==> design.v <==
module rom
(
     clk_i
    ,rst_i
    ,pc_i
    ,w_rom_data_i
    ,w_rom_addr_i
    ,en_w_rom_i
    ,inst_o
);
    input clk_i;
    input rst_i;
    input [15:0] pc_i;
    input [31:0] w_rom_data_i;
    input [15:0] w_rom_addr_i;
    input en_w_rom_i; 
    output reg [31:0] inst_o;
reg [31:0] ROM[31:0];
integer row;
always @(posedge clk_i) begin
    if (rst_i == 1'b1) begin
        inst_o <= 32'b00010001010000000000000000000000;
        for(row = 0; row <= 31; row = row + 1)
            ROM[row] <= 32'b00010001010000000000000000000000;
    end
    else if (en_w_rom_i == 1'b1) begin
        inst_o <= 32'b00010001000000000000000000000000;
        ROM[w_rom_addr_i[4:0]] <= w_rom_data_i;
    end
    else begin
        inst_o <= ROM[pc_i[4:0]];
    end
end
endmodule
module ram
(
     clk_i
    ,rst_i
    ,en_w_ram_i
    ,w_ram_data_i
    ,w_ram_addr_i
    ,r_ram_addr_i
    ,r_ram_data_o
);
    input clk_i;
    input rst_i;
    input en_w_ram_i;
    input [7:0] w_ram_data_i;
    input [15:0] w_ram_addr_i;
    input [15:0] r_ram_addr_i;
    output reg [7:0] r_ram_data_o;
reg [7:0] RAM[31:0];
integer row;
always @(posedge clk_i) begin
    if (rst_i == 1'b1) begin
        r_ram_data_o <= 0;
        for(row = 0; row <= 31; row = row + 1)
            RAM[row] <= 0;
    end
    else if (en_w_ram_i == 1'b1) begin
        r_ram_data_o <= 0;
        RAM[w_ram_addr_i[4:0]] <= w_ram_data_i;
    end
    else begin
        r_ram_data_o <= RAM[r_ram_addr_i[4:0]];
    end
end
endmodule
module register
(
     clk_i
    ,rst_i
    ,en_w_reg_i
    ,w_reg_data_1_i
    ,w_reg_data_2_i
    ,w_reg_addr_1_i
    ,w_reg_addr_2_i
    ,r_reg_addr_1_i
    ,r_reg_addr_2_i
    ,r_reg_addr_3_i
    ,r_reg_addr_4_i
    ,r_reg_data_1_o
    ,r_reg_data_2_o
    ,r_reg_data_3_o
    ,r_reg_data_4_o
    ,reg_watcher_o
);
    input clk_i;
    input rst_i;
    input en_w_reg_i;
    input [7:0] w_reg_data_1_i;
    input [7:0] w_reg_data_2_i;
    input [4:0] w_reg_addr_1_i;
    input [4:0] w_reg_addr_2_i;
    input [4:0] r_reg_addr_1_i;
    input [4:0] r_reg_addr_2_i;
    input [4:0] r_reg_addr_3_i;
    input [4:0] r_reg_addr_4_i;
    output reg [7:0] r_reg_data_1_o;
    output reg [7:0] r_reg_data_2_o;
    output reg [7:0] r_reg_data_3_o;
    output reg [7:0] r_reg_data_4_o;
    output wire [7:0] reg_watcher_o;
reg [7:0] REG[31:0];  
integer row;
always @(posedge clk_i) begin
    if (rst_i == 1'b1) begin
        r_reg_data_1_o <= 0;
        r_reg_data_2_o <= 0;
        r_reg_data_3_o <= 0;
        r_reg_data_4_o <= 0;
        for(row = 0; row <= 31; row = row + 1)
            REG[row] <= 0;
    end
    else if (en_w_reg_i == 1'b1) begin
        r_reg_data_1_o <= 0;
        r_reg_data_2_o <= 0;
        r_reg_data_3_o <= 0;
        r_reg_data_4_o <= 0;
        REG[w_reg_addr_1_i] <= w_reg_data_1_i;
        REG[w_reg_addr_2_i] <= w_reg_data_2_i;
    end
    else begin
        r_reg_data_1_o <= REG[r_reg_addr_1_i];
        r_reg_data_2_o <= REG[r_reg_addr_2_i];
        r_reg_data_3_o <= REG[r_reg_addr_3_i];
        r_reg_data_4_o <= REG[r_reg_addr_4_i];
    end
end
assign reg_watcher_o = REG[5'd22];
endmodule
module inst_mode
(
     clk_i
    ,rst_i
    ,mode_sel_i
    ,imm_inst_i
    ,rom_inst_i
    ,inst_o
);
    input clk_i;
    input rst_i;
    input mode_sel_i;
    input [31:0] imm_inst_i;
    input [31:0] rom_inst_i;
    output [31:0] inst_o;
reg [1:0] bubble_counter;
always @(posedge clk_i) begin
    if (rst_i == 1'b1) begin
        bubble_counter <= 0;
    end
    else if(mode_sel_i == 1'b1) begin
        if (bubble_counter == 3) begin
            bubble_counter <= 0;
        end
        else begin
            bubble_counter <= bubble_counter + 1;
        end
    end
    else begin
        bubble_counter <= 0;
    end
end
assign inst_o = (bubble_counter == 0)?((mode_sel_i)?rom_inst_i:imm_inst_i):32'b00010001000000000000000000000000;
endmodule
module decode
(
     inst_i
    ,alu_o
    ,pc_o
    ,reg_o
    ,imm_o
    ,mem_o
    ,reg_addr_1_o
    ,reg_addr_2_o
    ,reg_addr_3_o
    ,reg_addr_4_o
    ,ram_addr_o
    ,imm_data_1_o
    ,imm_data_2_o
    ,npu_ram_addr_o
    ,npu_w_reg_addr_o
);
    input [31:0] inst_i;
    output [7:0] alu_o;
    output [1:0] pc_o;
    output [1:0] reg_o;
    output imm_o;
    output mem_o;
    output [4:0] reg_addr_1_o;
    output [4:0] reg_addr_2_o;
    output [4:0] reg_addr_3_o;
    output [4:0] reg_addr_4_o;
    output [15:0] ram_addr_o;
    output [7:0] imm_data_1_o;
    output [7:0] imm_data_2_o;
    output [7:0] npu_ram_addr_o;
    output [4:0] npu_w_reg_addr_o;
function [4:0] reg_addr_1;
    input [31:0] inst_i;
    case(inst_i[19])
        1'b1: begin
            case(inst_i[31:24])
                8'b00000001: reg_addr_1 = inst_i[9:5];
                8'b00000010: reg_addr_1 = inst_i[9:5];
                8'b00000101: reg_addr_1 = inst_i[9:5];
                8'b00000110: reg_addr_1 = inst_i[9:5];
                8'b00000111: reg_addr_1 = inst_i[9:5];
                8'b00001000: reg_addr_1 = inst_i[9:5];
                8'b00001001: reg_addr_1 = inst_i[9:5];
                8'b00001010: reg_addr_1 = inst_i[9:5];
                default: reg_addr_1 = 8'b00000000;
            endcase
        end
        1'b0: begin
            case(inst_i[31:24])
                8'b00000001: reg_addr_1 = inst_i[17:13];
                8'b00000010: reg_addr_1 = inst_i[17:13];
                8'b00000011: reg_addr_1 = inst_i[17:13];
                8'b00000100: reg_addr_1 = inst_i[17:13];
                8'b00000101: reg_addr_1 = inst_i[17:13];
                8'b00000110: reg_addr_1 = inst_i[17:13];
                8'b00000111: reg_addr_1 = inst_i[17:13];
                8'b00001000: reg_addr_1 = inst_i[17:13];
                8'b00001001: reg_addr_1 = inst_i[17:13];
                8'b00001010: reg_addr_1 = inst_i[17:13];            
                8'b00001011: reg_addr_1 = inst_i[17:13];
                8'b00001101: reg_addr_1 = inst_i[17:13];
                8'b00001110: reg_addr_1 = inst_i[17:13];
                8'b00001111: reg_addr_1 = inst_i[17:13];
                8'b00010000: reg_addr_1 = inst_i[17:13];
                8'b00010001: reg_addr_1 = 8'b00000000;
                8'b00010010:  reg_addr_1 = 5'd27;
                default: reg_addr_1 = 8'b00000000;
            endcase
        end
        default: reg_addr_1 = 8'b00000000;
    endcase
endfunction
function [4:0] reg_addr_2;
    input [31:0] inst_i;
    case(inst_i[19])
        1'b1: begin
            case(inst_i[31:24])
                8'b00000001: reg_addr_2 = inst_i[4:0];
                8'b00000010: reg_addr_2 = inst_i[4:0];
                8'b00000101: reg_addr_2 = inst_i[4:0];
                8'b00000110: reg_addr_2 = inst_i[4:0];
                8'b00001000: reg_addr_2 = inst_i[4:0];
                8'b00001001: reg_addr_2 = inst_i[4:0];
                default: reg_addr_2 = 8'b00000000;
            endcase
        end
        1'b0: begin
            case(inst_i[31:24])
                8'b00000001: reg_addr_2 = inst_i[12:8];
                8'b00000010: reg_addr_2 = inst_i[12:8];
                8'b00000011: reg_addr_2 = inst_i[12:8];
                8'b00000100: reg_addr_2 = inst_i[12:8];
                8'b00000101: reg_addr_2 = inst_i[12:8];
                8'b00000110: reg_addr_2 = inst_i[12:8];
                8'b00000111: reg_addr_2 = inst_i[12:8];
                8'b00001000: reg_addr_2 = inst_i[12:8];
                8'b00001001: reg_addr_2 = inst_i[12:8];
                8'b00001010: reg_addr_2 = inst_i[12:8];            
                8'b00001011: reg_addr_2 = inst_i[12:8];
                8'b00001101: reg_addr_2 = inst_i[12:8];
                8'b00001110: reg_addr_2 = inst_i[12:8];
                8'b00001111: reg_addr_2 = inst_i[12:8];
                8'b00010000: reg_addr_2 = inst_i[12:8];
                8'b00010001: reg_addr_2 = 8'b00000000;
                default: reg_addr_2 = 8'b00000000;
            endcase
        end
        default: reg_addr_2 = 8'b00000000;
    endcase
endfunction
function [4:0] reg_addr_3;
    input [31:0] inst_i;
    case(inst_i[19])
        1'b1: begin
            case(inst_i[31:24])
                default: reg_addr_3 = 8'b00000000;
            endcase
        end
        1'b0: begin
            case(inst_i[31:24])
                8'b00000001: reg_addr_3 = inst_i[7:3];
                8'b00000010: reg_addr_3 = inst_i[7:3];
                8'b00000011: reg_addr_3 = inst_i[7:3];
                8'b00000100: reg_addr_3 = 5'd24;
                8'b00000101: reg_addr_3 = inst_i[7:3];
                8'b00000110: reg_addr_3 = inst_i[7:3];
                8'b00001000: reg_addr_3 = inst_i[7:3];
                8'b00001001: reg_addr_3 = inst_i[7:3];           
                8'b00001011: reg_addr_3 = inst_i[7:3];
                8'b00001110: reg_addr_3 = 5'd30;
                8'b00001111: reg_addr_3 = 5'd30;
                8'b00010000: reg_addr_3 = inst_i[7:3];
                8'b00010001: reg_addr_3 = 8'b00000000;
                default: reg_addr_3 = 8'b00000000;
            endcase
        end
        default: reg_addr_3 = 8'b00000000;
    endcase
endfunction
function [4:0] reg_addr_4;
    input [31:0] inst_i;
    case(inst_i[19])
        1'b1: begin
            case(inst_i[31:24])
                default: reg_addr_4 = 8'b00000000;
            endcase
        end
        1'b0: begin
            case(inst_i[31:24])
                8'b00000100: reg_addr_4 = 5'd23;
                8'b00001110: reg_addr_4 = 5'd29;
                8'b00001111: reg_addr_4 = 5'd29;
                8'b00010001: reg_addr_4 = 8'b00000000;
                default: reg_addr_4 = 8'b00000000;
            endcase
        end
        default: reg_addr_4 = 8'b00000000;
    endcase
endfunction
function [7:0] imm_data_1;
    input [31:0]inst_i;
    case(inst_i[19])
        1'b1: begin
            case(inst_i[31:24])
                8'b00000001: imm_data_1 = inst_i[17:10];
                8'b00000010: imm_data_1 = inst_i[17:10];
                8'b00000101: imm_data_1 = inst_i[17:10];
                8'b00000110: imm_data_1 = inst_i[17:10];
                8'b00000111: imm_data_1 = inst_i[17:10];
                8'b00001000: imm_data_1 = inst_i[17:10];
                8'b00001001: imm_data_1 = inst_i[17:10];
                8'b00001010: imm_data_1 = inst_i[17:10];
                8'b00001100: imm_data_1 = inst_i[17:10];
                default: imm_data_1 = 8'b00000000;
            endcase
        end
        1'b0: begin
            case(inst_i[31:24])
                default: imm_data_1 = 8'b00000000;
            endcase
        end
        default: imm_data_1 = 8'b00000000;
    endcase
endfunction
function [7:0] imm_data_2;
    input [31:0]inst_i;
    case(inst_i[19])
        1'b1: begin
            case(inst_i[31:24])
                8'b00001100: imm_data_2 = inst_i[9:2];
                default: imm_data_2 = 8'b00000000;
            endcase
        end
        1'b0: begin
            case(inst_i[31:24])
                default: imm_data_2 = 8'b00000000;
            endcase
        end
        default: imm_data_2 = 8'b00000000;
    endcase
endfunction
assign alu_o = inst_i[31:24];
assign pc_o = inst_i[23:22];
assign reg_o = inst_i[21:20];
assign imm_o = inst_i[19];
assign mem_o = inst_i[18];
assign reg_addr_1_o = reg_addr_1(inst_i);
assign reg_addr_2_o = reg_addr_2(inst_i);
assign reg_addr_3_o = reg_addr_3(inst_i);
assign reg_addr_4_o = reg_addr_4(inst_i);
assign ram_addr_o = (alu_o == 8'b00001100)?inst_i[17:2]:8'b00000000;
assign imm_data_1_o = imm_data_1(inst_i);
assign imm_data_2_o = imm_data_2(inst_i);
assign npu_ram_addr_o = inst_i[17:10];
assign npu_w_reg_addr_o = inst_i[9:5];
endmodule
module inst_buffer
(
     clk_i
    ,rst_i
    ,alu_i
    ,pc_i
    ,reg_i
    ,imm_i
    ,mem_i
    ,reg_addr_1_i
    ,reg_addr_2_i
    ,reg_addr_3_i
    ,reg_addr_4_i
    ,ram_addr_i
    ,imm_data_1_i
    ,imm_data_2_i
    ,npu_ram_addr_i
    ,npu_w_reg_addr_i
    ,alu_o
    ,pc_o
    ,reg_o
    ,imm_o
    ,mem_o
    ,reg_addr_1_o
    ,reg_addr_2_o
    ,reg_addr_3_o
    ,reg_addr_4_o
    ,ram_addr_o
    ,imm_data_1_o
    ,imm_data_2_o
    ,npu_ram_addr_o
    ,npu_w_reg_addr_o
);
    input clk_i;
    input rst_i;
    input [7:0] alu_i;
    input [1:0] pc_i;
    input [1:0] reg_i;
    input imm_i;
    input mem_i;
    input [4:0] reg_addr_1_i;
    input [4:0] reg_addr_2_i;
    input [4:0] reg_addr_3_i;
    input [4:0] reg_addr_4_i;
    input [15:0] ram_addr_i;
    input [7:0] imm_data_1_i;
    input [7:0] imm_data_2_i;
    input [7:0] npu_ram_addr_i;
    input [4:0] npu_w_reg_addr_i;
    output reg [7:0] alu_o;
    output reg [1:0] pc_o;
    output reg [1:0] reg_o;
    output reg imm_o;
    output reg mem_o;
    output reg [4:0] reg_addr_1_o;
    output reg [4:0] reg_addr_2_o;
    output reg [4:0] reg_addr_3_o;
    output reg [4:0] reg_addr_4_o;
    output reg [15:0] ram_addr_o;
    output reg [7:0] imm_data_1_o;
    output reg [7:0] imm_data_2_o;
    output reg [7:0] npu_ram_addr_o;
    output reg [4:0] npu_w_reg_addr_o;
always @(posedge clk_i) begin
    if (rst_i == 1'b1) begin
        alu_o <= 0;
        pc_o <= 0;
        reg_o <= 0;
        imm_o <= 0;
        mem_o <= 0;
        reg_addr_1_o <= 0;
        reg_addr_2_o <= 0;
        reg_addr_3_o <= 0;
        reg_addr_4_o <= 0;
        ram_addr_o <= 0;
        npu_ram_addr_o <= 0;
        npu_w_reg_addr_o <= 0;
    end
    else begin
        alu_o <= alu_i;
        pc_o <= pc_i;
        reg_o <= reg_i;
        imm_o <= imm_i;
        mem_o <= mem_i;
        reg_addr_1_o <= reg_addr_1_i;
        reg_addr_2_o <= reg_addr_2_i;
        reg_addr_3_o <= reg_addr_3_i;
        reg_addr_4_o <= reg_addr_4_i;
        ram_addr_o <= ram_addr_i;
        imm_data_1_o <= imm_data_1_i;
        imm_data_2_o <= imm_data_2_i;
        npu_ram_addr_o <= npu_ram_addr_i;
        npu_w_reg_addr_o <= npu_w_reg_addr_i;
    end
end
endmodule
module alu
(
     clk_i
    ,rst_i
    ,mode_sel_i
    ,alu_i
    ,pc_i
    ,reg_i
    ,imm_i
    ,mem_i
    ,reg_addr_1_i
    ,reg_addr_2_i
    ,reg_addr_3_i
    ,reg_addr_4_i
    ,ram_addr_i
    ,imm_data_1_i
    ,imm_data_2_i
    ,r_ram_data_i
    ,r_reg_data_1_i
    ,r_reg_data_2_i
    ,r_reg_data_3_i
    ,r_reg_data_4_i
    ,r_pc_data_i
    ,en_w_reg_o
    ,en_w_ram_o
    ,w_ram_data_o
    ,w_ram_addr_o
    ,w_reg_data_1_o
    ,w_reg_data_2_o
    ,w_reg_addr_1_o
    ,w_reg_addr_2_o
    ,w_pc_data_o
);
    input clk_i;
    input rst_i;
    input mode_sel_i;
    input [7:0] alu_i;
    input [1:0] pc_i;
    input [1:0] reg_i;
    input imm_i;
    input mem_i;
    input [4:0] reg_addr_1_i;
    input [4:0] reg_addr_2_i;
    input [4:0] reg_addr_3_i;
    input [4:0] reg_addr_4_i;
    input [15:0] ram_addr_i;
    input [7:0] imm_data_1_i;
    input [7:0] imm_data_2_i;
    input [7:0] r_ram_data_i;
    input [7:0] r_reg_data_1_i;
    input [7:0] r_reg_data_2_i;
    input [7:0] r_reg_data_3_i;
    input [7:0] r_reg_data_4_i;
    input [15:0] r_pc_data_i;
    output reg en_w_reg_o;
    output reg en_w_ram_o;
    output reg [7:0] w_ram_data_o;
    output reg [15:0] w_ram_addr_o;
    output reg [7:0] w_reg_data_1_o;
    output reg [7:0] w_reg_data_2_o;
    output reg [4:0] w_reg_addr_1_o;
    output reg [4:0] w_reg_addr_2_o;
    output reg [15:0] w_pc_data_o;
wire [15:0] mul_imm_rslt;
wire [15:0] mul_reg_rslt;
wire [15:0] div_rslt;
assign mul_imm_rslt = r_reg_data_1_i * imm_data_1_i;
assign mul_reg_rslt = r_reg_data_1_i * r_reg_data_2_i;
assign div_rslt = ({r_reg_data_1_i, r_reg_data_2_i} == 16'd0) ? 16'hFFFF :
                  {r_reg_data_3_i, r_reg_data_4_i}/{r_reg_data_1_i, r_reg_data_2_i};
always @(posedge clk_i) begin
    if (rst_i == 1'b1) begin
        en_w_reg_o <= 0;
        en_w_ram_o <= 0;
        w_ram_data_o <= 0;
        w_ram_addr_o <= 0;
        w_reg_data_1_o <= 0;
        w_reg_data_2_o <= 0;
        w_reg_addr_1_o <= 0;
        w_reg_addr_2_o <= 0;
        w_pc_data_o <= 0;
    end
    else begin
        case(alu_i)
            8'b00000001: begin
                if (imm_i == 1'b1) begin
                    if (imm_data_1_i[7] == 1 && r_reg_data_1_i[7] == 1) begin
                        w_reg_addr_1_o <= reg_addr_2_i;
                        w_reg_addr_2_o <= 5'd26;
                        w_reg_data_1_o <= imm_data_1_i + r_reg_data_1_i;
                        w_reg_data_2_o <= 8'b11111111;
                    end
                    else begin
                        w_reg_addr_1_o <= reg_addr_2_i;
                        w_reg_addr_2_o <= 5'd26;
                        w_reg_data_1_o <= imm_data_1_i + r_reg_data_1_i;
                        w_reg_data_2_o <= 8'b00000000;
                    end
                end
                else begin
                    if (r_reg_data_2_i[7] == 1 && r_reg_data_1_i[7] == 1) begin
                        w_reg_addr_1_o <= reg_addr_3_i;
                        w_reg_addr_2_o <= 5'd26;
                        w_reg_data_1_o <= r_reg_data_2_i + r_reg_data_1_i;
                        w_reg_data_2_o <= 8'b11111111;
                    end
                    else begin
                        w_reg_addr_1_o <= reg_addr_3_i;
                        w_reg_addr_2_o <= 5'd26;
                        w_reg_data_1_o <= r_reg_data_2_i + r_reg_data_1_i;
                        w_reg_data_2_o <= 8'b00000000;
                    end
                end
                en_w_reg_o <= 1;
                en_w_ram_o <= 0;
                w_ram_data_o <= 0;
                w_ram_addr_o <= 0;
                if (mode_sel_i == 1'b0) begin
                    w_pc_data_o <= r_pc_data_i;
                end
                else begin
                    if (r_pc_data_i >= 31) begin
                        w_pc_data_o <= 0;
                    end
                    else begin
                        w_pc_data_o <= r_pc_data_i + 1;
                    end
                end
            end
            8'b00000010: begin
                if (imm_i == 1'b1) begin
                    w_reg_addr_1_o <= reg_addr_2_i;
                    w_reg_addr_2_o <= 5'd25;
                    w_reg_data_1_o <= r_reg_data_1_i - imm_data_1_i;
                    if (imm_data_1_i <= r_reg_data_1_i) begin
                        w_reg_data_2_o <= 8'b00000000;
                    end
                    else begin
                        w_reg_data_2_o <= 8'b11111111;
                    end
                end
                else begin
                    w_reg_addr_1_o <= reg_addr_3_i;
                    w_reg_addr_2_o <= 5'd25;
                    w_reg_data_1_o <= r_reg_data_1_i - r_reg_data_2_i;
                    if (r_reg_data_2_i <= r_reg_data_1_i) begin
                        w_reg_data_2_o <= 8'b00000000;
                    end
                    else begin
                        w_reg_data_2_o <= 8'b11111111;
                    end
                end
                en_w_reg_o <= 1;
                en_w_ram_o <= 0;
                w_ram_data_o <= 0;
                w_ram_addr_o <= 0;
                if (mode_sel_i == 1'b0) begin
                    w_pc_data_o <= r_pc_data_i;
                end
                else begin
                    if (r_pc_data_i >= 31) begin
                        w_pc_data_o <= 0;
                    end
                    else begin
                        w_pc_data_o <= r_pc_data_i + 1;
                    end
                end
            end
            8'b00000011: begin
                if (imm_i == 1'b1) begin
                    w_reg_addr_1_o <= 5'd24;
                    w_reg_addr_2_o <= 5'd23;
                    w_reg_data_1_o <= mul_imm_rslt[15:8];
                    w_reg_data_2_o <= mul_imm_rslt[7:0];
                end
                else begin
                    w_reg_addr_1_o <= 5'd24;
                    w_reg_addr_2_o <= 5'd23;
                    w_reg_data_1_o <= mul_reg_rslt[15:8];
                    w_reg_data_2_o <= mul_reg_rslt[7:0];
                end
                en_w_reg_o <= 1;
                en_w_ram_o <= 0;
                w_ram_data_o <= 0;
                w_ram_addr_o <= 0;
                if (mode_sel_i == 1'b0) begin
                    w_pc_data_o <= r_pc_data_i;
                end
                else begin
                    if (r_pc_data_i >= 31) begin
                        w_pc_data_o <= 0;
                    end
                    else begin
                        w_pc_data_o <= r_pc_data_i + 1;
                    end
                end
            end
            8'b00000100: begin
                if (imm_i == 1'b1) begin
                    en_w_reg_o <= 0;
                    en_w_ram_o <= 0;
                    w_ram_data_o <= 0;
                    w_ram_addr_o <= 0;
                    w_reg_data_1_o <= 0;
                    w_reg_data_2_o <= 0;
                    w_reg_addr_1_o <= 0;
                    w_reg_addr_2_o <= 0;
                end
                else begin
                    w_reg_addr_1_o <= 5'd24;
                    w_reg_addr_2_o <= 5'd23;
                    w_reg_data_1_o <= div_rslt[15:8];
                    w_reg_data_2_o <= div_rslt[7:0];
                end
                en_w_reg_o <= 1;
                en_w_ram_o <= 0;
                w_ram_data_o <= 0;
                w_ram_addr_o <= 0;
                if (mode_sel_i == 1'b0) begin
                    w_pc_data_o <= r_pc_data_i;
                end
                else begin
                    if (r_pc_data_i >= 31) begin
                        w_pc_data_o <= 0;
                    end
                    else begin
                        w_pc_data_o <= r_pc_data_i + 1;
                    end
                end
            end
            8'b00000101: begin
                if (imm_i == 1'b1) begin
                    w_reg_addr_1_o <= reg_addr_2_i;
                    w_reg_data_1_o <= imm_data_1_i & r_reg_data_1_i;
                end
                else begin
                    w_reg_addr_1_o <= reg_addr_3_i;
                    w_reg_data_1_o <= r_reg_data_2_i & r_reg_data_1_i;
                end
                w_reg_addr_2_o <= 5'd0;
                w_reg_data_2_o <= 8'b00000000;
                en_w_reg_o <= 1;
                en_w_ram_o <= 0;
                w_ram_data_o <= 0;
                w_ram_addr_o <= 0;
                if (mode_sel_i == 1'b0) begin
                    w_pc_data_o <= r_pc_data_i;
                end
                else begin
                    if (r_pc_data_i >= 31) begin
                        w_pc_data_o <= 0;
                    end
                    else begin
                        w_pc_data_o <= r_pc_data_i + 1;
                    end
                end
            end
            8'b00000110: begin
                if (imm_i == 1'b1) begin
                    w_reg_addr_1_o <= reg_addr_2_i;
                    w_reg_data_1_o <= imm_data_1_i | r_reg_data_1_i;
                end
                else begin
                    w_reg_addr_1_o <= reg_addr_3_i;
                    w_reg_data_1_o <= r_reg_data_2_i | r_reg_data_1_i;
                end
                w_reg_addr_2_o <= 5'd0;
                w_reg_data_2_o <= 8'b00000000;
                en_w_reg_o <= 1;
                en_w_ram_o <= 0;
                w_ram_data_o <= 0;
                w_ram_addr_o <= 0;
                if (mode_sel_i == 1'b0) begin
                    w_pc_data_o <= r_pc_data_i;
                end
                else begin
                    if (r_pc_data_i >= 31) begin
                        w_pc_data_o <= 0;
                    end
                    else begin
                        w_pc_data_o <= r_pc_data_i + 1;
                    end
                end
            end
            8'b00000111: begin
                if (imm_i == 1'b1) begin
                    w_reg_addr_1_o <= reg_addr_1_i;
                    w_reg_data_1_o <= ~ imm_data_1_i;
                end
                else begin
                    w_reg_addr_1_o <= reg_addr_2_i;
                    w_reg_data_1_o <= ~ r_reg_data_1_i;
                end
                w_reg_addr_2_o <= 5'd0;
                w_reg_data_2_o <= 8'b00000000;
                en_w_reg_o <= 1;
                en_w_ram_o <= 0;
                w_ram_data_o <= 0;
                w_ram_addr_o <= 0;
                if (mode_sel_i == 1'b0) begin
                    w_pc_data_o <= r_pc_data_i;
                end
                else begin
                    if (r_pc_data_i >= 31) begin
                        w_pc_data_o <= 0;
                    end
                    else begin
                        w_pc_data_o <= r_pc_data_i + 1;
                    end
                end
            end
            8'b00001000: begin
                if (imm_i == 1'b1) begin
                    w_reg_addr_1_o <= reg_addr_2_i;
                    w_reg_data_1_o <= r_reg_data_1_i >> imm_data_1_i;
                end
                else begin
                    w_reg_addr_1_o <= reg_addr_3_i;
                    w_reg_data_1_o <= r_reg_data_1_i >> r_reg_data_2_i;
                end
                w_reg_addr_2_o <= 5'd0;
                w_reg_data_2_o <= 8'b00000000;
                en_w_reg_o <= 1;
                en_w_ram_o <= 0;
                w_ram_data_o <= 0;
                w_ram_addr_o <= 0;
                if (mode_sel_i == 1'b0) begin
                    w_pc_data_o <= r_pc_data_i;
                end
                else begin
                    if (r_pc_data_i >= 31) begin
                        w_pc_data_o <= 0;
                    end
                    else begin
                        w_pc_data_o <= r_pc_data_i + 1;
                    end
                end
            end
            8'b00001001: begin
                if (imm_i == 1'b1) begin
                    w_reg_addr_1_o <= reg_addr_2_i;
                    w_reg_data_1_o <= r_reg_data_1_i << imm_data_1_i;
                end
                else begin
                    w_reg_addr_1_o <= reg_addr_3_i;
                    w_reg_data_1_o <= r_reg_data_1_i << r_reg_data_2_i;
                end
                w_reg_addr_2_o <= 5'd0;
                w_reg_data_2_o <= 8'b00000000;
                en_w_reg_o <= 1;
                en_w_ram_o <= 0;
                w_ram_data_o <= 0;
                w_ram_addr_o <= 0;
                if (mode_sel_i == 1'b0) begin
                    w_pc_data_o <= r_pc_data_i;
                end
                else begin
                    if (r_pc_data_i >= 31) begin
                        w_pc_data_o <= 0;
                    end
                    else begin
                        w_pc_data_o <= r_pc_data_i + 1;
                    end
                end
            end
            8'b00001010: begin
                if (imm_i == 1'b1) begin
                    w_reg_addr_1_o <= reg_addr_1_i;
                    w_reg_data_1_o <= imm_data_1_i;
                end
                else begin
                    w_reg_addr_1_o <= reg_addr_2_i;
                    w_reg_data_1_o <= r_reg_data_1_i;
                end
                w_reg_addr_2_o <= 5'd0;
                w_reg_data_2_o <= 8'b00000000;
                en_w_reg_o <= 1;
                en_w_ram_o <= 0;
                w_ram_data_o <= 0;
                w_ram_addr_o <= 0;
                if (mode_sel_i == 1'b0) begin
                    w_pc_data_o <= r_pc_data_i;
                end
                else begin
                    if (r_pc_data_i >= 31) begin
                        w_pc_data_o <= 0;
                    end
                    else begin
                        w_pc_data_o <= r_pc_data_i + 1;
                    end
                end
            end
            8'b00001011: begin
                if (imm_i == 1'b1) begin
                    en_w_reg_o <= 0;
                    en_w_ram_o <= 0;
                    w_ram_data_o <= 0;
                    w_ram_addr_o <= 0;
                    w_reg_data_1_o <= 0;
                    w_reg_data_2_o <= 0;
                    w_reg_addr_1_o <= 0;
                    w_reg_addr_2_o <= 0;
                end
                else begin
                    w_reg_addr_1_o <= 5'd0;
                    w_reg_data_1_o <= 8'b00000000;
                    w_reg_addr_2_o <= 5'd0;
                    w_reg_data_2_o <= 8'b00000000;
                    en_w_reg_o <= 0;
                    en_w_ram_o <= 1;
                    w_ram_data_o <= r_reg_data_1_i;
                    w_ram_addr_o <= {r_reg_data_2_i,r_reg_data_3_i};
                end
                if (mode_sel_i == 1'b0) begin
                    w_pc_data_o <= r_pc_data_i;
                end
                else begin
                    if (r_pc_data_i >= 31) begin
                        w_pc_data_o <= 0;
                    end
                    else begin
                        w_pc_data_o <= r_pc_data_i + 1;
                    end
                end
            end
            8'b00001100: begin
                if (imm_i == 1'b1) begin
                    en_w_reg_o <= 1;
                    en_w_ram_o <= 0;
                    w_ram_data_o <= 0;
                    w_ram_addr_o <= 0;
                    w_reg_data_1_o <= r_ram_data_i;
                    w_reg_data_2_o <= 5'd0;
                    w_reg_addr_1_o <= 5'd28;
                    w_reg_addr_2_o <= 8'b00000000;
                end
                else begin
                    en_w_reg_o <= 0;
                    en_w_ram_o <= 0;
                    w_ram_data_o <= 0;
                    w_ram_addr_o <= 0;
                    w_reg_data_1_o <= 0;
                    w_reg_data_2_o <= 0;
                    w_reg_addr_1_o <= 0;
                    w_reg_addr_2_o <= 0;
                end
                if (mode_sel_i == 1'b0) begin
                    w_pc_data_o <= r_pc_data_i;
                end
                else begin
                    if (r_pc_data_i >= 31) begin
                        w_pc_data_o <= 0;
                    end
                    else begin
                        w_pc_data_o <= r_pc_data_i + 1;
                    end
                end
            end
            8'b00001101: begin
                if (imm_i == 1'b1) begin
                    en_w_reg_o <= 0;
                    en_w_ram_o <= 0;
                    w_ram_data_o <= 0;
                    w_ram_addr_o <= 0;
                    w_reg_data_1_o <= 0;
                    w_reg_data_2_o <= 0;
                    w_reg_addr_1_o <= 0;
                    w_reg_addr_2_o <= 0;
                    w_pc_data_o <= r_pc_data_i + 1;
                end
                else begin
                    w_pc_data_o <= {r_reg_data_1_i,r_reg_data_2_i};
                end
            end
            8'b00001110: begin
                if (imm_i == 1'b1) begin
                    en_w_reg_o <= 0;
                    en_w_ram_o <= 0;
                    w_ram_data_o <= 0;
                    w_ram_addr_o <= 0;
                    w_reg_data_1_o <= 0;
                    w_reg_data_2_o <= 0;
                    w_reg_addr_1_o <= 0;
                    w_reg_addr_2_o <= 0;
                    w_pc_data_o <= r_pc_data_i + 1;
                end
                else begin
                    if (r_reg_data_1_i == r_reg_data_2_i) begin
                        w_pc_data_o <= {r_reg_data_3_i,r_reg_data_4_i};
                    end
                    else begin
                        w_pc_data_o <= r_pc_data_i + 1;
                    end
                end
            end
            8'b00001111: begin
                if (imm_i == 1'b1) begin
                    en_w_reg_o <= 0;
                    en_w_ram_o <= 0;
                    w_ram_data_o <= 0;
                    w_ram_addr_o <= 0;
                    w_reg_data_1_o <= 0;
                    w_reg_data_2_o <= 0;
                    w_reg_addr_1_o <= 0;
                    w_reg_addr_2_o <= 0;
                    w_pc_data_o <= r_pc_data_i + 1;
                end
                else begin
                    if (r_reg_data_1_i != r_reg_data_2_i) begin
                        w_pc_data_o <= {r_reg_data_3_i,r_reg_data_4_i};
                    end
                    else begin
                        w_pc_data_o <= r_pc_data_i + 1;
                    end
                end
            end
            8'b00010000: begin
                if (imm_i == 1'b1) begin
                    en_w_reg_o <= 0;
                    w_reg_data_1_o <= 0;
                    w_reg_data_2_o <= 0;
                    w_reg_addr_1_o <= 0;
                    w_reg_addr_2_o <= 0;
                end
                else begin
                    en_w_reg_o <= 1;
                    w_reg_data_1_o <= (r_reg_data_1_i > r_reg_data_2_i)?r_reg_data_1_i:r_reg_data_2_i;
                    w_reg_data_2_o <= (r_reg_data_1_i > r_reg_data_2_i)?8'b11111111:8'b00000000;
                    w_reg_addr_1_o <= r_reg_data_3_i;
                    w_reg_addr_2_o <= 5'd31;
                end
                en_w_ram_o <= 0;
                w_ram_data_o <= 0;
                w_ram_addr_o <= 0;
                if (mode_sel_i == 1'b0) begin
                    w_pc_data_o <= r_pc_data_i;
                end
                else begin
                    if (r_pc_data_i >= 31) begin
                        w_pc_data_o <= 0;
                    end
                    else begin
                        w_pc_data_o <= r_pc_data_i + 1;
                    end
                end
            end
            8'b00010001: begin
                en_w_ram_o <= 0;
                en_w_reg_o <= 0;
                w_ram_data_o <= 0;
                w_ram_addr_o <= 0;
                w_reg_data_1_o <= 0;
                w_reg_data_2_o <= 0;
                w_reg_addr_1_o <= 0;
                w_reg_addr_2_o <= 0;
                if (pc_i == 2'b00 || pc_i == 2'b11 || mode_sel_i == 1'b0) begin
                    w_pc_data_o <= r_pc_data_i;
                end
                else begin
                    if (r_pc_data_i >= 31) begin
                        w_pc_data_o <= 0;
                    end
                    else begin
                        w_pc_data_o <= r_pc_data_i + 1;
                    end
                end
            end
            8'b00010010: begin  
                if (imm_i == 1'b1) begin
                    en_w_reg_o <= 0;
                    en_w_ram_o <= 0;
                    w_ram_data_o <= 0;
                    w_ram_addr_o <= 0;
                    w_reg_data_1_o <= 0;
                    w_reg_data_2_o <= 0;
                    w_reg_addr_1_o <= 0;
                    w_reg_addr_2_o <= 0;
                    if (mode_sel_i == 1'b0) begin
                        w_pc_data_o <= r_pc_data_i;
                    end
                    else begin
                        if (r_pc_data_i >= 31) begin
                            w_pc_data_o <= 0;
                        end
                        else begin
                            w_pc_data_o <= r_pc_data_i + 1;
                        end
                    end
                end
                else begin
                    en_w_reg_o <= 0;
                    en_w_ram_o <= 0;
                    w_ram_data_o <= 0;
                    w_ram_addr_o <= 0;
                    w_reg_data_1_o <= 0;
                    w_reg_data_2_o <= 0;
                    w_reg_addr_1_o <= 0;
                    w_reg_addr_2_o <= 0;
                    if (mode_sel_i == 1'b0) begin
                        w_pc_data_o <= r_pc_data_i;
                    end
                    else begin
                        if (r_pc_data_i >= 31) begin
                            w_pc_data_o <= 0;
                        end
                        else begin
                            w_pc_data_o <= r_pc_data_i + 1;
                        end
                    end
                end
            end
            default: begin
                en_w_ram_o <= 0;
                en_w_reg_o <= 0;
                w_ram_data_o <= 0;
                w_ram_addr_o <= 0;
                w_reg_data_1_o <= 0;
                w_reg_data_2_o <= 0;
                w_reg_addr_1_o <= 0;
                w_reg_addr_2_o <= 0;
                if (mode_sel_i == 1'b0) begin
                    w_pc_data_o <= r_pc_data_i;
                end
                else begin
                    if (r_pc_data_i >= 31) begin
                        w_pc_data_o <= 0;
                    end
                    else begin
                        w_pc_data_o <= r_pc_data_i + 1;
                    end
                end
            end
        endcase
    end
end
endmodule
module isc_cpu_top
(
     clk_i
    ,rst_i
    ,rst_rom_i
    ,mode_sel_i
    ,en_w_rom_i
    ,w_rom_addr_i
    ,w_rom_data_i
    ,instruction_i
    ,reg_watcher_o
    ,pc_o
    ,wb_en_o
    ,wb_addr_1_o
    ,wb_data_1_o
    ,wb_addr_2_o
    ,wb_data_2_o
);
    input clk_i;
    input rst_i;
    input rst_rom_i;
    input mode_sel_i;
    input en_w_rom_i;
    input [15:0] w_rom_addr_i;
    input [31:0] w_rom_data_i;
    input [31:0] instruction_i;
    output [7:0] reg_watcher_o;
    output [15:0] pc_o;
    output wb_en_o;
    output [4:0] wb_addr_1_o;
    output [7:0] wb_data_1_o;
    output [4:0] wb_addr_2_o;
    output [7:0] wb_data_2_o;
wire [15:0] pc_s30;
wire [1:0] pc_sgin_s12;
wire [1:0] pc_sgin_s23;
wire [31:0] rom_inst_s12;
wire [31:0] inst_s12;
wire [7:0] alu_s12;
wire [1:0] reg_s12;
wire imm_s12;
wire mem_s12;
wire [4:0] r_reg_addr_1_s12;
wire [4:0] r_reg_addr_2_s12;
wire [4:0] r_reg_addr_3_s12;
wire [4:0] r_reg_addr_4_s12;
wire [15:0] r_ram_addr_s12;
wire [7:0] imm_data_1_s12;
wire [7:0] imm_data_2_s12;
wire [7:0] npu_ram_addr_s12;
wire [4:0] npu_w_reg_addr_s12;
wire [7:0] alu_s23;
wire [1:0] reg_s23;
wire imm_s23;
wire mem_s23;
wire [4:0] r_reg_addr_1_s23;
wire [4:0] r_reg_addr_2_s23;
wire [4:0] r_reg_addr_3_s23;
wire [4:0] r_reg_addr_4_s23;
wire [15:0] r_ram_addr_s23;
wire [7:0] imm_data_1_s23;
wire [7:0] imm_data_2_s23;
wire [7:0] npu_ram_addr_s23;
wire [4:0] npu_w_reg_addr_s23;
wire [7:0] r_reg_data_1;
wire [7:0] r_reg_data_2;
wire [7:0] r_reg_data_3;
wire [7:0] r_reg_data_4;
wire [7:0] r_ram_data;
wire en_w_reg;
wire en_w_ram;
wire [7:0] w_ram_data;
wire [15:0] w_ram_addr;
wire [7:0] w_reg_data_1;
wire [7:0] w_reg_data_2;
wire [4:0] w_reg_addr_1;
wire [4:0] w_reg_addr_2;
rom rom(
     .clk_i(clk_i)
    ,.rst_i(rst_rom_i)
    ,.pc_i(pc_s30)
    ,.w_rom_data_i(w_rom_data_i)
    ,.w_rom_addr_i(w_rom_addr_i)
    ,.en_w_rom_i(en_w_rom_i)
    ,.inst_o(rom_inst_s12)
);
inst_mode inst_mode(
     .clk_i(clk_i)
    ,.rst_i(rst_i)
    ,.mode_sel_i(mode_sel_i)
    ,.imm_inst_i(instruction_i)
    ,.rom_inst_i(rom_inst_s12)
    ,.inst_o(inst_s12)
);
decode decode(
     .inst_i(inst_s12)
    ,.alu_o(alu_s12)
    ,.pc_o(pc_sgin_s12)
    ,.reg_o(reg_s12)
    ,.imm_o(imm_s12)
    ,.mem_o(mem_s12)
    ,.reg_addr_1_o(r_reg_addr_1_s12)
    ,.reg_addr_2_o(r_reg_addr_2_s12)
    ,.reg_addr_3_o(r_reg_addr_3_s12)
    ,.reg_addr_4_o(r_reg_addr_4_s12)
    ,.ram_addr_o(r_ram_addr_s12)
    ,.imm_data_1_o(imm_data_1_s12)
    ,.imm_data_2_o(imm_data_2_s12)
    ,.npu_ram_addr_o(npu_ram_addr_s12)
    ,.npu_w_reg_addr_o(npu_w_reg_addr_s12)
);
ram ram(
     .clk_i(clk_i)
    ,.rst_i(rst_i)
    ,.en_w_ram_i(en_w_ram)
    ,.w_ram_data_i(w_ram_data)
    ,.w_ram_addr_i(w_ram_addr)
    ,.r_ram_addr_i(r_ram_addr_s12)
    ,.r_ram_data_o(r_ram_data)
);
register register(
     .clk_i(clk_i)
    ,.rst_i(rst_i)
    ,.en_w_reg_i(en_w_reg)
    ,.w_reg_data_1_i(w_reg_data_1)
    ,.w_reg_data_2_i(w_reg_data_2)
    ,.w_reg_addr_1_i(w_reg_addr_1)
    ,.w_reg_addr_2_i(w_reg_addr_2)
    ,.r_reg_addr_1_i(r_reg_addr_1_s12)
    ,.r_reg_addr_2_i(r_reg_addr_2_s12)
    ,.r_reg_addr_3_i(r_reg_addr_3_s12)
    ,.r_reg_addr_4_i(r_reg_addr_4_s12)
    ,.r_reg_data_1_o(r_reg_data_1)
    ,.r_reg_data_2_o(r_reg_data_2)
    ,.r_reg_data_3_o(r_reg_data_3)
    ,.r_reg_data_4_o(r_reg_data_4)
    ,.reg_watcher_o(reg_watcher_o)
);
inst_buffer inst_buffer(
     .clk_i(clk_i)
    ,.rst_i(rst_i)
    ,.alu_i(alu_s12)
    ,.pc_i(pc_sgin_s12)
    ,.reg_i(reg_s12)
    ,.imm_i(imm_s12)
    ,.mem_i(mem_s12)
    ,.reg_addr_1_i(r_reg_addr_1_s12)
    ,.reg_addr_2_i(r_reg_addr_2_s12)
    ,.reg_addr_3_i(r_reg_addr_3_s12)
    ,.reg_addr_4_i(r_reg_addr_4_s12)
    ,.ram_addr_i(r_ram_addr_s12)
    ,.imm_data_1_i(imm_data_1_s12)
    ,.imm_data_2_i(imm_data_2_s12)
    ,.npu_ram_addr_i(npu_ram_addr_s12)
    ,.npu_w_reg_addr_i(npu_w_reg_addr_s12)
    ,.alu_o(alu_s23)
    ,.pc_o(pc_sgin_s23)
    ,.reg_o(reg_s23)
    ,.imm_o(imm_s23)
    ,.mem_o(mem_s23)
    ,.reg_addr_1_o(r_reg_addr_1_s23)
    ,.reg_addr_2_o(r_reg_addr_2_s23)
    ,.reg_addr_3_o(r_reg_addr_3_s23)
    ,.reg_addr_4_o(r_reg_addr_4_s23)
    ,.ram_addr_o(r_ram_addr_s23)
    ,.imm_data_1_o(imm_data_1_s23)
    ,.imm_data_2_o(imm_data_2_s23)
    ,.npu_ram_addr_o(npu_ram_addr_s23)
    ,.npu_w_reg_addr_o(npu_w_reg_addr_s23)
);
alu alu(
     .clk_i(clk_i)
    ,.rst_i(rst_i)
    ,.mode_sel_i(mode_sel_i)
    ,.alu_i(alu_s23)
    ,.pc_i(pc_sgin_s23)
    ,.reg_i(reg_s23)
    ,.imm_i(imm_s23)
    ,.mem_i(mem_s23)
    ,.reg_addr_1_i(r_reg_addr_1_s23)
    ,.reg_addr_2_i(r_reg_addr_2_s23)
    ,.reg_addr_3_i(r_reg_addr_3_s23)
    ,.reg_addr_4_i(r_reg_addr_4_s23)
    ,.ram_addr_i(r_ram_addr_s23)
    ,.imm_data_1_i(imm_data_1_s23)
    ,.imm_data_2_i(imm_data_2_s23)
    ,.r_ram_data_i(r_ram_data)
    ,.r_reg_data_1_i(r_reg_data_1)
    ,.r_reg_data_2_i(r_reg_data_2)
    ,.r_reg_data_3_i(r_reg_data_3)
    ,.r_reg_data_4_i(r_reg_data_4)
    ,.r_pc_data_i(pc_s30)
    ,.en_w_reg_o(en_w_reg)
    ,.en_w_ram_o(en_w_ram)
    ,.w_ram_data_o(w_ram_data)
    ,.w_ram_addr_o(w_ram_addr)
    ,.w_reg_data_1_o(w_reg_data_1)
    ,.w_reg_data_2_o(w_reg_data_2)
    ,.w_reg_addr_1_o(w_reg_addr_1)
    ,.w_reg_addr_2_o(w_reg_addr_2)
    ,.w_pc_data_o(pc_s30)
);
assign pc_o = pc_s30;
assign wb_en_o = en_w_reg;
assign wb_addr_1_o = w_reg_addr_1;
assign wb_data_1_o = w_reg_data_1;
assign wb_addr_2_o = w_reg_addr_2;
assign wb_data_2_o = w_reg_data_2;
endmodule
==> run.sh <==
#!/bin/bash
# the make line also repeats each setting of config.mk as NAME=value (left out here)
make -C /OpenROAD-flow-scripts/flow DESIGN_CONFIG=/design/flow/config.mk WORK_HOME=/design/flow/orfs CLKGATE_MAP_FILE= finish
==> config.mk <==
export PLATFORM = sky130hd
export DESIGN_NAME = isc_cpu_top
export DESIGN_NICKNAME = isc_cpu_top
export VERILOG_FILES = /design/flow/design.v
export SDC_FILE = /design/flow/constraint.sdc
export NUM_CORES = 4
export LEC_CHECK = 0
export CAP_MARGIN = 20
export CORE_MARGIN = 2
export CORE_UTILIZATION = 40
export PLACE_DENSITY = 0.6
export SETUP_SLACK_MARGIN = 4.13
export SLEW_MARGIN = 20
==> constraint.sdc <==
create_clock -name core_clock -period 34.3 [get_ports {clk_i}]
set_input_delay 6.8600 -clock core_clock [delete_from_list [all_inputs] [get_ports {clk_i}]]
set_output_delay 6.8600 -clock core_clock [all_outputs]
set_load 0.01 [all_outputs]
==> run summary, run 1 <==
Notes on the flow run.

- The flow ran to the end and the layout has no timing, DRC or antenna violations.
- The critical path maximum fanout is 23.
- After floorplanning, the die was sized to cover 234300 sq um.
- The cell taking the most area after synthesis is edfxtp_1, for reference.
- STA classifies the critical path startpoint as a register.
- In the finished design, the share of the clock period the worst path needs comes to 82.78%.
- The maximum level of the CTS H-tree is 4, for reference.
- The area of the mapped netlist is 92170 sq um, for reference.
- The data arrival at the endpoint of the critical path is 29080 ps, for reference.
- Counting instances in the post-synthesis netlist gives the leading cell types as edfxtp_1, and2_1, nand2_1.
- The post-synthesis compound-gate area fraction is 10.71%, for reference.
- Note that the worst hold path type here is register to register.
- The capture point of the worst register-to-register path is recorded as alu.w_reg_data_2_o[0].
- Setup repair after global routing left no endpoint under its margin.
- The maximum clock rate is 35.22 MHz, for reference.
- The count of library flops with an enable pin is 1448, for reference.
- For this run the detailed placement stage logged an HPWL of 198700 microns.
- The cell with the largest stage delay on the worst path is or4b_2, for reference.
- The global-route wire length before repair is 451800 microns, for reference.
- In this run the maximum-capacitance check reported violations numbering 0.
- The violation tally recorded at the end of detailed-routing iteration 0 is 7299.
- For the finished layout, the period the worst path requires is 28390 ps.
- The biggest combinational cell group after synthesis is simple AND/OR/NAND/NOR gates, for reference.
- The synthesized netlist contains 90 unique library cells.
- Per the post-synthesis stats, the area per cell is 11.69 sq um.
- Of the synthesized area, sequential elements account for 50.63%.
- The biggest cell delay along the critical path is 650 ps, for reference.
- The top-area cell type share of the netlist area is 47.18%, for reference.
- The final hold violation count recorded for this run is 0.
- The reg-to-reg setup timing slack is 5910 ps, for reference.
- The final weighted congestion of routability-driven global placement is 0.9537, for reference.
- Of the total synthesized cell area, the portion taken by XOR and XNOR cells is 1.036%.
- The critical path capture point type is a register, for reference.
- After synthesis, the share of cell area in mux cells is 12.58%.
- The overall die height is 484.0 microns, for reference.
- Sorting the synthesized cells by area gives the leading types as edfxtp_1, and2_1, mux4_2, mux2i_1, ha_1.
- The start point of the critical path is register.r_reg_data_1_o[7], for reference.
- The path with the worst hold slack has its endpoint at inst_buffer.pc_o[0].
- The number of warnings printed during yosys synthesis is 7, for reference.
- The total length of routed wires is 313800 microns, for reference.
- The clock tree root buffer cell is clkbuf_16, for reference.
- The count of input and output buffers is 118, for reference.
- The pin closest to its max-slew limit shows a slew of 1197 ps.
- Yosys instantiated no cell more often than edfxtp_1.
- The kind of critical path is register to register, for reference.
- For this run, the total global-route usage over all layers was measured as 26.09%.
- The number of nets in the synthesized netlist is 8307, for reference.
- Per the run report, area growth between synthesis and finish was 10.79%.
- The via count of the first global-routing pass was 65680.
- Before antenna repair, the detailed router went through 6 iterations.
- According to the finish report, the design has a final net count of 8144.
- The later pin in the worst-skew pair is clocked with a latency of 860 ps.
- In this run the critical register-to-register path is launched from register.r_reg_data_1_o[7].
- According to the floorplan report, the die width is 484.0 microns.
- The DRC violation count after routing is 0, for reference.
- The family with the most delay on the worst path is AND-OR/OR-AND gates, for reference.
- The number of antenna violations at the first check in global routing is 29, for reference.
- The main flop type is edfxtp_1, for reference.
- The report puts the cell count of the worst reg-to-reg path at 120.
- The worst hold path cell count is 2, for reference.
- In the final report, the number of endpoints failing setup comes to 0.
- For reference, the clock transition at the flip-flops on the worst setup and hold paths is 70 ps.
- The number of buffers inserted for hold repair after clock tree synthesis is 0, for reference.
- Per the synthesis report, the adder-cell share of the synthesized area is 5.158%.
- The TritonCTS buffer count is 169, for reference.
- Per the CTS log, the buffer count on the longest clock path is 3.
- Detailed routing inserted a total of 66690 vias.
- Per the synth stats, the proportion of register bits with asynchronous set or reset is 0%.
- The yosys-reported design area after synthesis is 92170 sq um, for reference.
- The accumulated negative setup slack is 0 ps, for reference.
- The cell type with the highest occurrence count on the critical path is ha_1, for reference.
- The buffer and inverter count on the worst path is 9, for reference.
- The initial utilization of the core area, before any placement, comes to 40.17%.
- The wire length per cell after detailed routing is 28.79 microns, for reference.
- Recorded from the global router log, the overflow total was 0.
- The pin count of the biggest net entering global routing is 130, for reference.
- 136 I/O pins were placed.
- The region available for standard cell placement spans 229500 sq um.
- The number of warnings reported in the stage logs is 79.
- TritonCTS built the clock tree.
- The script logs the ratio of routed vias to standard cells as 6.119.
- The timing report lists the critical path depth as 120 cells.
- The most critical setup path has its endpoint at alu.w_reg_data_2_o[0].
- The slew check shows that the tightest pin keeps a relative margin of 19.55%.
- Summing the areas of all and, or, nand and nor instances in the mapped netlist gives 16.34% of the synthesized area.
- The report lists the number of standard-cell rows as 176.
- Across all hold checks on the routed design, the worst slack comes to 456.3 ps.
- The final timing report lists a max-slew violation count of 0.
- Per the layout report, the design carries 21000 filler cells.
- The final worst clock skew is 91.07 ps, for reference.
- The synthesized design contains 1607 register bits.
- The synth_stat.txt file lists the number of cells as 7887.
- The remaining antenna violation count is 0, for reference.
- Clock tree synthesis found a total of 1607 sinks.
- The post-synthesis cell count is 7887, for reference.
- The worst hold path startpoint is rom.inst_o[22], for reference.
- The endpoint required time on the critical path is 34990 ps, for reference.
routing by layer:
layer  global-route usage (%)  vias up  wire [microns]
li1                         -    29100               -
met1                    33.31    33630          121800
met2                    42.56     3152          148300
met3                    4.783      790           26210
met4                    13.01       22           17360
met5                        0        -             153
per-stage QoR:
step / std cells / cell area (sq um) / setup slack, ps / util [%]
floorplan: 7887 / 92170 / 7016 / -
global placement: 10560 / 96260 / 3264 / 41.95
detailed placement: 10560 / 96280 / 2920 / 41.96
CTS: 10870 / 101800 / 4130 / 44.36
global route: 10890 / 102100 / 4011 / 44.50
finish: 10900 / 102100 / 5906 / 44.50
final cells by class:
| class | instances | area (sq um) | area share [%] |
|---|---|---|---|
| antenna | 12 | 30.03 | 0.02941 |
| clock buffer | 220 | 4533 | 4.439 |
| clock inverter | 88 | 935.9 | 0.9165 |
| inverter | 192 | 729.5 | 0.7143 |
| multi-input combinational | 5438 | 42680 | 41.80 |
| sequential | 1607 | 46700 | 45.73 |
| tap | 3026 | 3786 | 3.708 |
| timing repair buffer | 316 | 2718 | 2.661 |
what timing repair did:
item / 4_1_cts / 5_1_grt
pin swaps: 0 / 6
cloned: 0 / 0
resized: 10 / 39
setup endpoints to repair: 2 / 2
setup buffers: 0 / 14
==> inputs of run 2 (changes only) <==
CORE_UTILIZATION = 72   (was 40)
CTS_CLUSTER_SIZE = 64   (was unset)
HOLD_SLACK_MARGIN = -0.1   (was unset)
MAX_ROUTING_LAYER = met4   (was unset)
PLACE_DENSITY = 0.66   (was 0.6)
SETUP_SLACK_MARGIN = 5.0   (was 4.13)
TNS_END_PERCENT = 5   (was unset)
clock period = 19.1 ns   (was 34.3 ns; I/O delays follow)
==> run summary, run 2 <==
Notes on the flow run.

- The run finished, with violations left.
- The layout checks failed on setup timing.
- The total number of vias is 78000 (+17%), for reference.
- The data arrival at the endpoint of the critical path is 24860 ps (-4220 ps), for reference.
- The via count of the first global-routing pass came to 75850 (+15%).
- The main flop type is edfxtp_1, for reference.
- STA classifies the critical path startpoint as a register.
- The area of the mapped netlist is 92170 sq um (unchanged), for reference.
- The total routing usage reported by global routing is 54.78% (+29 points), for reference.
- The start point of the critical path is register.r_reg_data_1_o[5], for reference.
- The simple-gate portion of the synthesized area is 16.34% (unchanged), for reference.
- The cell type with the highest occurrence count on the critical path is a21o_1, for reference.
- The maximum root-to-sink buffer count came to 3 (unchanged).
- The global-route wire length before repair came to 504700 microns (+12%).
- The endpoint required time on the critical path came to 19770 ps (-15220 ps).
- The post-synthesis compound-gate area fraction is 10.71% (unchanged), for reference.
- The accumulated negative setup slack is -11050 ps (-11050 ps), for reference.
- In the synthesized netlist, the dominant kind of combinational cell is simple AND/OR/NAND/NOR gates.
- The cell with the largest stage delay on the worst path is or4_4, for reference.
- The post-synthesis async set-or-reset flop share is 0% (unchanged), for reference.
- The final setup slack of the worst path is -5094 ps (-11000 ps).
- The overall die height is 361.8 microns (-25%).
- The post-DP HPWL is 202400 microns (+1.9%).
- The post-synthesis cell count is 7887 (unchanged), for reference.
- The total non-filler cell area in the finished layout is 104700 sq um (+2.6%), for reference.
- The number of endpoints failing setup at the final stage is 3 (+3), for reference.
- The total die size is 130900 sq um (-44%), for reference.
- The instance count on the critical path is 121 (+0.83%), for reference.
- The critical path ends at alu.w_reg_data_2_o[0].
- The post-synthesis mux area share came to 12.58% (unchanged).
- The DRC violation count after routing is 0 (unchanged).
- The commonest cells after synthesis are edfxtp_1, and2_1, nand2_1.
- The global route total overflow came to 0 (unchanged).
- The count of distinct cell types in the synthesized netlist came to 90 (unchanged).
- The post-place setup slack is -5756 ps (-8675 ps), for reference.
- The count of maximum capacitance violations came to 0 (unchanged).
- Setup repair after global routing could not meet its margin everywhere.
- The OpenROAD warning count is 85 (+7.6%), for reference.
- The core area is 127400 sq um (-44%).
- The pin count of the biggest net entering global routing is 153 (+18%), for reference.
- The final weighted congestion of routability-driven global placement is 1.088 (+14%).
- The part of the Yosys area used for sequential elements came to 50.63% (unchanged).
- The biggest cell delay along the critical path came to 560 ps (-90 ps).
- Per the run report, area growth between synthesis and finish was 13.64%.
- The number of nets in the synthesized netlist is 8307 (unchanged), for reference.
- The first-pass iteration count of the detailed router is 13 (+7), for reference.
- The maximum level of the CTS H-tree is 4 (unchanged), for reference.
- The post-layout minimum cycle time is 24190 ps (-4200 ps), for reference.
- The slew at the pin closest to its max-slew limit is 1324 ps (+126.7 ps), for reference.
- The synthesis report lists the most area-consuming cells as edfxtp_1, and2_1, mux4_2, mux2i_1, ha_1.
- The worst hold path cell count is 1 (-1), for reference.
- The number of warnings printed during yosys synthesis came to 7 (unchanged).
- The buffer and inverter count on the worst path is 10 (+1), for reference.
- The reg-to-reg setup timing slack is -5090 ps (-11000 ps), for reference.
- The TritonCTS buffer count was 157 (-7.1%).
- The yosys-reported design area after synthesis is 92170 sq um (unchanged), for reference.
- The total length of routed wires is 352700 microns (+12%), for reference.
- The path with the worst hold slack has its endpoint at inst_mode.bubble_counter[0].
- The worst register-to-register path begins at register.r_reg_data_1_o[5].
- The maximum clock rate is 41.33 MHz (+17%).
- The part of the cycle the worst path needs came to 126.7% (+44 points).
- The adder-cell share of the synthesized area came to 5.158% (unchanged).
- The clock latency on the worst-skew pair is 850 ps (about the same).
- The count of final hold-check violations is 0 (unchanged), for reference.
- TritonCTS built the clock tree.
- The top-area cell type share of the netlist area is 47.18% (unchanged), for reference.
- The parity-gate share of the synthesized area counting xor and xnor cells came to 1.036% (unchanged).
- The row count is 131 (-26%), for reference.
- The mean post-synth cell area is 11.69 sq um (unchanged).
- The post-synthesis register bit count is 1607 (unchanged), for reference.
- For this run the top cell type by instance count after synthesis was edfxtp_1.
- The count of input and output buffers is 118 (unchanged), for reference.
- The kind of critical path is register to register, for reference.
- The final worst clock skew was 52.45 ps (-38.63 ps).
- The number of design-rule violations left by the first detailed-router iteration is 15210 (+110%), for reference.
- The wire length per cell after detailed routing came to 35.22 microns (+22%).
- Looking at the reg2reg group, the worst path ends at alu.w_reg_data_2_o[0].
- The number of antenna violations at the first check in global routing was 27 (-6.9%).
- The critical-path maximum fanout is 7 (-70%), for reference.
- The tally of filler cells in the layout came to 6268 (-70%).
- The initial cell density of the core is 72.37% (+32 points), for reference.
- The number of standard cells reported by yosys came to 7887 (unchanged).
- The number of buffers inserted for hold repair after clock tree synthesis is 0 (unchanged).
- The total number of clock tree sinks is 1607 (unchanged), for reference.
- Note that the worst hold path type here is register to register.
- The post-place instance area came to 98190 sq um (+2.0%).
- Summed over all instances, the cell type with the most area after synthesis is edfxtp_1.
- The overall die width is 361.8 microns (-25%), for reference.
- The worst max-slew margin expressed relative to the limit is 11.72% (-7.8 points).
- The critical path capture point type is a register, for reference.
- The root buffer cell chosen for the clock tree is clkbuf_16.
- The count of library flops with an enable pin is 1448 (unchanged), for reference.
- The worst reg2reg path depth is 121 (+0.83%), for reference.
- The number of pins exceeding their max-slew limit in the final report is 0 (unchanged), for reference.
- The worst hold path startpoint is inst_mode.bubble_counter[0], for reference.
- The family with the most delay on the worst path is AND-OR/OR-AND gates, for reference.
- The net count of the finished layout is 8614 (+5.8%), for reference.
- The register clock-pin slew on the reported worst setup and hold paths is 70 ps (about the same), for reference.
- The via density per instance is 7.789 (+27%).
- The remaining antenna violation count was 0 (unchanged).
- The boundary pin count is 136 (unchanged), for reference.
## run 2: what timing repair did
action | CTS | global route
gates cloned | 1 | 0
endpoints found under the setup margin | 6 | 6
hold endpoints to repair | 0 | 0
buffers inserted | 36 | 35
gates resized | 84 | 108
pin swaps | 87 | 132
## run 2: layout make-up
cell class | count | area [sq um] | area share, %
sequential | 1607 | 46710 | 44.59
multi-input combinational | 5438 | 43780 | 41.79
timing repair buffer | 798 | 6228 | 5.946
clock buffer | 211 | 4303 | 4.108
tap | 1662 | 2079 | 1.985
clock inverter | 77 | 847.1 | 0.8087
inverter | 192 | 734.5 | 0.7012
antenna | 28 | 70.07 | 0.06689
## run 2: metal layers
metal / GRT usage (%) / vias up / wire (microns)
met5: - / - / 0
met4: 43.68 / 0 / 37950
met3: 19.22 / 2759 / 57310
met2: 76.57 / 9128 / 148200
met1: 64.47 / 36080 / 109200
li1: - / 30030 / -
## run 2: per-stage QoR
stage	std cells	util (%)	hold slack (ps)
6_report	10010	82.25	473.3
3_3_place_gp	9622	77.10	435.4
2_1_floorplan	7887	-	427.6
3_5_place_dp	9622	77.10	455.9
5_1_grt	10010	82.24	507.2
4_1_cts	9947	81.65	471.3
==> inputs of run 3 (changes only) <==
CORE_UTILIZATION = 66   (was 72)
CTS_CLUSTER_SIZE = unset   (was 64)
HOLD_SLACK_MARGIN = unset   (was -0.1)
MAX_ROUTING_LAYER = unset   (was met4)
PLACE_DENSITY = unset   (was 0.66)
SETUP_SLACK_MARGIN = unset   (was 5.0)
TNS_END_PERCENT = unset   (was 5)
clock period = 19.9 ns   (was 19.1 ns; I/O delays follow)
==> run summary, run 3 <==
Notes on the flow run.

- STA classifies the critical path endpoint as a register.
- The clock latency on the worst-skew pair was 830 ps (-20 ps).
- Setup repair after global routing could not meet its margin everywhere.
- The sink of the worst hold path is alu.w_reg_data_1_o[7], for reference.
- The number of buffers inserted for hold repair after clock tree synthesis is 0 (unchanged), for reference.
- The pin count of the biggest net entering global routing is 130 (-15%), for reference.
- The count of distinct cell types in the synthesized netlist is 90 (unchanged).
- The core area is 139000 sq um (+9.2%), for reference.
- The simple-gate portion of the synthesized area is 16.34% (unchanged), for reference.
- The initial cell density of the core is 66.30% (-6.1 points), for reference.
- The count of maximum capacitance violations is 0 (unchanged).
- The start point of the critical path is register.r_reg_data_1_o[3], for reference.
- The adder-cell share of the synthesized area is 5.158% (unchanged).
- The number of antenna violations at the first check in global routing is 13 (-52%), for reference.
- The run finished, with violations left.
- The share of the core filled with cells in the final layout is 75.85% (-6.4 points), for reference.
- The top-area cell type share of the netlist area is 47.18% (unchanged), for reference.
- The overall die height is 377.7 microns (+4.4%).
- The final setup slack of the worst path is -3859 ps (+1234 ps).
- The total die size is 142700 sq um (+9.0%).
- The global-route wire length before repair came to 450100 microns (-11%).
- In this run the critical register-to-register path is captured at alu.w_reg_data_2_o[0].
- The post-synthesis cell count came to 7887 (unchanged).
- The maximum root-to-sink buffer count came to 3 (unchanged).
- The clock tree from TritonCTS is done, for reference.
- The OpenROAD warning count is 83 (-2.4%), for reference.
- The total non-filler cell area in the finished layout came to 105400 sq um (+0.66%).
- The area growth from synthesis to layout is 14.40%, for reference.
- A clean result was blocked by setup timing.
- The launch point of the worst reg-to-reg path is register.r_reg_data_1_o[3], for reference.
- The count of input and output buffers was 118 (unchanged).
- The first-pass iteration count of the detailed router was 10 (-3).
- The biggest combinational cell group after synthesis is simple AND/OR/NAND/NOR gates, for reference.
- The part of the Yosys area used for sequential elements was 50.63% (unchanged).
- The instance count on the critical path came to 118 (-2.5%).
- The TritonCTS buffer count is 163 (+3.8%), for reference.
- The remaining antenna violation count is 0 (unchanged), for reference.
- The via count of the first global-routing pass was 69800 (-8.0%).
- The DRC violation count after routing is 0 (unchanged), for reference.
- The total number of clock tree sinks was 1607 (unchanged).
- The endpoint of the most critical setup path is alu.w_reg_data_2_o[0], for reference.
- The part of the cycle the worst path needs is 119.4% (-7.3 points), for reference.
- The worst hold path cell count is 2 (+1), for reference.
- The worst reg2reg path depth is 118 (-2.5%), for reference.
- The register clock-pin slew on the reported worst setup and hold paths is 60 ps (about the same), for reference.
- The critical-path maximum fanout is 7 (unchanged).
- The accumulated negative setup slack is -7658 ps (+3389 ps), for reference.
- The kind of critical path is register to register, for reference.
- The number of endpoints failing setup at the final stage came to 3 (unchanged).
- The worst max-slew margin expressed relative to the limit is 14.19% (+2.5 points), for reference.
- The wire length per cell after detailed routing is 30.33 microns (-14%), for reference.
- Sorting the Yosys area breakdown by cell type puts at the top edfxtp_1.
- On the critical path, the stage with the largest delay is an instance of or4b_4.
- The maximum level of the CTS H-tree is 4 (unchanged), for reference.
- In this run the most critical hold path is launched from alu.w_reg_data_1_o[7].
- The family with the most delay on the worst path is AND-OR/OR-AND gates, for reference.
- The number of design-rule violations left by the first detailed-router iteration is 10150 (-33%), for reference.
- The min-delay analysis places its worst path in the category register to register.
- In the post-synthesis netlist, the cell with the most instances is edfxtp_1.
- The slew at the pin closest to its max-slew limit is 1287 ps (-37.07 ps), for reference.
- The endpoint required time on the critical path came to 20560 ps (+790 ps).
- The mean post-synth cell area is 11.69 sq um (unchanged), for reference.
- The post-synthesis compound-gate area fraction came to 10.71% (unchanged).
run 3: stage by stage:
| stage | setup WS, ps | instances |
|---|---|---|
| after floorplan | -4066 | 7887 |
| after global placement | -4312 | 9830 |
| after detailed placement | -4822 | 9830 |
| after CTS | -3479 | 10190 |
| after global routing | -4973 | 10220 |
| final | -3859 | 10220 |
run 3: final cells by class:
class	count	area (sq um)
Fill cell	8861	33580
Clock buffer	212	4427
Inverter	192	734.5
Sequential cell	1607	46710
Timing Repair Buffer	806	6365
Antenna cell	8	20.02
Multi-Input combinational cell	5438	43880
Clock inverter	85	960.9
Tap cell	1876	2347
run 3: routing by layer:
metal	part of all wire, %	global-route usage [%]
met1	35	54.43
met2	45	65.96
met3	12	12.34
met4	7.2	26.28
met5	0.044	0.1715
run 3: timing repair:
item,in CTS,in global routing
setup endpoints to repair,3,3
gates resized,118,86
pin swaps,101,95
buffers inserted,62,27
gates cloned,1,0
